==> 03-17: inputs <==
==> flow/design.v (excerpt) <==
module bfcpu_core
(
    input  logic CLK,
    input  logic RES_N,
    output logic        BUS_REQ,
    output logic        BUS_WRITE,
    output logic [15:0] BUS_ADDR,
    output logic [ 7:0] BUS_WDATA,
    input  logic [ 7:0] BUS_RDATA,
    input  logic        BUS_RDY,
    output logic        IO_REQ,
    output logic        IO_WRITE,
    output logic [ 1:0] IO_ADDR,
    output logic [ 7:0] IO_WDATA,
    input  logic [ 7:0] IO_RDATA,
    input  logic        IO_RDY
);
logic        if_req;
logic [15:0] if_addr;
logic [ 3:0] if_code;
logic        if_rdy;
logic        dm_req;
logic        dm_write;
logic [14:0] dm_addr;
logic [ 7:0] dm_wdata;
logic [ 7:0] dm_rdata;
logic        dm_rdy;
CPU U_CPU
(
    .CLK (CLK),
    .RES (~RES_N),
    .IF_REQ  (if_req),
    .IF_ADDR (if_addr),
    .IF_CODE (if_code),
    .IF_RDY  (if_rdy),
    .DM_REQ   (dm_req),
    .DM_WRITE (dm_write),
    .DM_ADDR  (dm_addr),
    .DM_WDATA (dm_wdata),
    .DM_RDATA (dm_rdata),
    .DM_RDY   (dm_rdy),
    .IO_REQ   (IO_REQ),
    .IO_WRITE (IO_WRITE),
    .IO_ADDR  (IO_ADDR),
    .IO_WDATA (IO_WDATA),
    .IO_RDATA (IO_RDATA),
    .IO_RDY   (IO_RDY)
);
CACHE U_CACHE
(
    .CLK (CLK),
    .RES (~RES_N),
    .IF_REQ  (if_req),
    .IF_ADDR (if_addr),
    .IF_CODE (if_code),
    .IF_RDY  (if_rdy),
    .DM_REQ   (dm_req),
    .DM_WRITE (dm_write),
    .DM_ADDR  (dm_addr),
  ...
Settings: LEC_CHECK=0, CAP_MARGIN=0, CORE_ASPECT_RATIO=0.99, CORE_MARGIN=2, CORE_UTILIZATION=72, CTS_CLUSTER_DIAMETER=360, CTS_CLUSTER_SIZE=15, GPL_ROUTABILITY_DRIVEN=1, HOLD_SLACK_MARGIN=-0.09, MIN_ROUTING_LAYER=met1, PLACE_DENSITY_LB_ADDON=0.03, SETUP_SLACK_MARGIN=1.95, SLEW_MARGIN=10; clock period 8.24 ns.
run.sh (not shown) runs the stock make flow with config.mk's settings and CLKGATE_MAP_FILE=.
==> 10-04: changes against 03-17 <==
==> flow/config.mk (replaced) <==
export PLATFORM = sky130hd
export DESIGN_NAME = bfcpu_core
export DESIGN_NICKNAME = bfcpu_core
export VERILOG_FILES = /design/flow/design.v
export SDC_FILE = /design/flow/constraint.sdc
export NUM_CORES = 4
export LEC_CHECK = 0
export CAP_MARGIN = 20
export CORE_MARGIN = 2
export CORE_UTILIZATION = 66
export CTS_CLUSTER_DIAMETER = 351
export SETUP_SLACK_MARGIN = -0.52
export SLEW_MARGIN = 20
==> flow/constraint.sdc (replaced) <==
create_clock -name core_clock -period 5.41 [get_ports {CLK}]
set_input_delay 1.0820 -clock core_clock [delete_from_list [all_inputs] [get_ports {CLK}]]
set_output_delay 1.0820 -clock core_clock [all_outputs]
set_load 0.01 [all_outputs]
==> 05-22: changes against 03-17 <==
==> flow/config.mk (replaced) <==
export PLATFORM = sky130hd
export DESIGN_NAME = bfcpu_core
export DESIGN_NICKNAME = bfcpu_core
export VERILOG_FILES = /design/flow/design.v
export SDC_FILE = /design/flow/constraint.sdc
export NUM_CORES = 4
export LEC_CHECK = 0
export CAP_MARGIN = 20
export CORE_MARGIN = 2
export CORE_UTILIZATION = 23
export SLEW_MARGIN = 20
==> flow/constraint.sdc (replaced) <==
create_clock -name core_clock -period 11.3 [get_ports {CLK}]
set_input_delay 2.2600 -clock core_clock [delete_from_list [all_inputs] [get_ports {CLK}]]
set_output_delay 2.2600 -clock core_clock [all_outputs]
set_load 0.01 [all_outputs]
==> comparison table <==
metric	10-04	03-17	05-22
Pwr per Cell Area	389 nW/µm²	239 nW/µm²	184 nW/µm²
Path class of the lowest-slack min-delay path	in2async	reg2reg	reg2reg
Static leakage power	0.0174 µW	0.0151 µW	0.0149 µW
Met2 routing resource usage after global routing	74.1%	70.1%	22.1%
Clock-pin slew on the worst setup and hold paths	0.08 ns	0.07 ns	0.05 ns
Number of tap instances	592	525	1662
Number of cells on the critical path	22	21	20
Met1 demand-to-capacity share in global routing	57.2%	56.4%	20.7%
Antenna diode count	2	1	1
Wire length of the first global-routing pass	165000 µm	149000 µm	150000 µm
FP Rows	77	73	131
Hold worst-path end	-	U_CACHE.ic_v0	U_CACHE.ic_v1
Outcome	complete, but fails checks	timing/DRC/antenna clean	timing/DRC/antenna clean
Layout check failures	setup timing	-	-
Seq/total area	33.0%	37.0%	35.6%
Proportion of total power due to net switching	38.9%	41.5%	38.2%
Core area	44100 µm²	40300 µm²	127000 µm²
Crit path capture	U_CPU.pc[15]	BUS_ADDR[2]	BUS_ADDR[10]
Maximum ir drop on the vdd rail	380 µV	220 µV	127 µV
Transition time at the pin with the least slew margin	1.07 ns	1.23 ns	1.12 ns
Data arrival time of the worst path	6.90 ns	5.63 ns	8.27 ns

========
==> job 2206 <==
Starting RTL as in the previous note.
clock: 7.49 ns
lec_check: 0
cap_margin: 20
core_margin: 2
core_utilization: 72
cts_cluster_diameter: 28
cts_cluster_size: 50
max_routing_layer: met4
place_density_lb_addon: 0.24
setup_slack_margin: 1.91
slew_margin: 20
==> job 163: changes against job 2206 <==
==> flow/config.mk (replaced) <==
export PLATFORM = sky130hd
export DESIGN_NAME = bfcpu_core
export DESIGN_NICKNAME = bfcpu_core
export VERILOG_FILES = /design/flow/design.v
export SDC_FILE = /design/flow/constraint.sdc
export NUM_CORES = 4
export LEC_CHECK = 0
export ABC_AREA = 1
export CAP_MARGIN = 20
export CORE_ASPECT_RATIO = 0.65
export CORE_MARGIN = 2
export CORE_UTILIZATION = 70
export CTS_CLUSTER_DIAMETER = 100
export MAX_ROUTING_LAYER = met5
export SLEW_MARGIN = 20
==> flow/constraint.sdc (replaced) <==
create_clock -name core_clock -period 10.0 [get_ports {CLK}]
set_input_delay 2.0000 -clock core_clock [delete_from_list [all_inputs] [get_ports {CLK}]]
set_output_delay 2.0000 -clock core_clock [all_outputs]
set_load 0.01 [all_outputs]
==> qor summary <==
Result of the run: job 163 timing/DRC/antenna clean; job 2206 did not finish
Last stage reached: job 163 -; job 2206 global routing (5_1_grt)
Number of resized instances in the post-cts repair step: job 163 0; job 2206 303
Synthesized-area fraction occupied by and/or/nand/nor cells: job 163 0.2639; job 2206 0.1294
DIE AREA: job 163 44270 um2; job 2206 42560 um2
Die X: job 163 259.9 um; job 2206 206.3 um
Aoi share: job 163 0.1918; job 2206 0.1640
Synthesized net count: job 163 4131; job 2206 2993
Distinct lib cells used: job 163 71; job 2206 115
Post-CTS setup buffer count: job 163 0; job 2206 91
Post-Synthesis Cell Area: job 163 29790 um2; job 2206 29470 um2
Routability congestion estimate: job 163 1.074; job 2206 1.021
Core utilization at floorplan: job 163 0.7151; job 2206 0.7250
Chip area in the Yosys report: job 163 29790 um2; job 2206 29470 um2
Number of buffers inserted during clock tree synthesis: job 163 45; job 2206 109
Total core area: job 163 41670 um2; job 2206 40650 um2
Area fraction in full adders, half adders and majority gates: job 163 0.02705; job 2206 0.02734
Dominant cell area share: job 163 0.3990; job 2206 0.4033
Worst setup slack before clock tree synthesis: job 163 0.9019 ns; job 2206 -0.1819 ns
Cell count after synthesis: job 163 4049; job 2206 2911
Total number of H-tree levels: job 163 2; job 2206 3
Post-synthesis cell count from yosys: job 163 4049; job 2206 2911
Hpwl dp: job 163 74520 um; job 2206 68320 um
Cell with the most instances after synthesis: job 163 sky130_fd_sc_hd__nand2_1; job 2206 sky130_fd_sc_hd__dfrtp_1
Power and IR drop assume default switching activity.
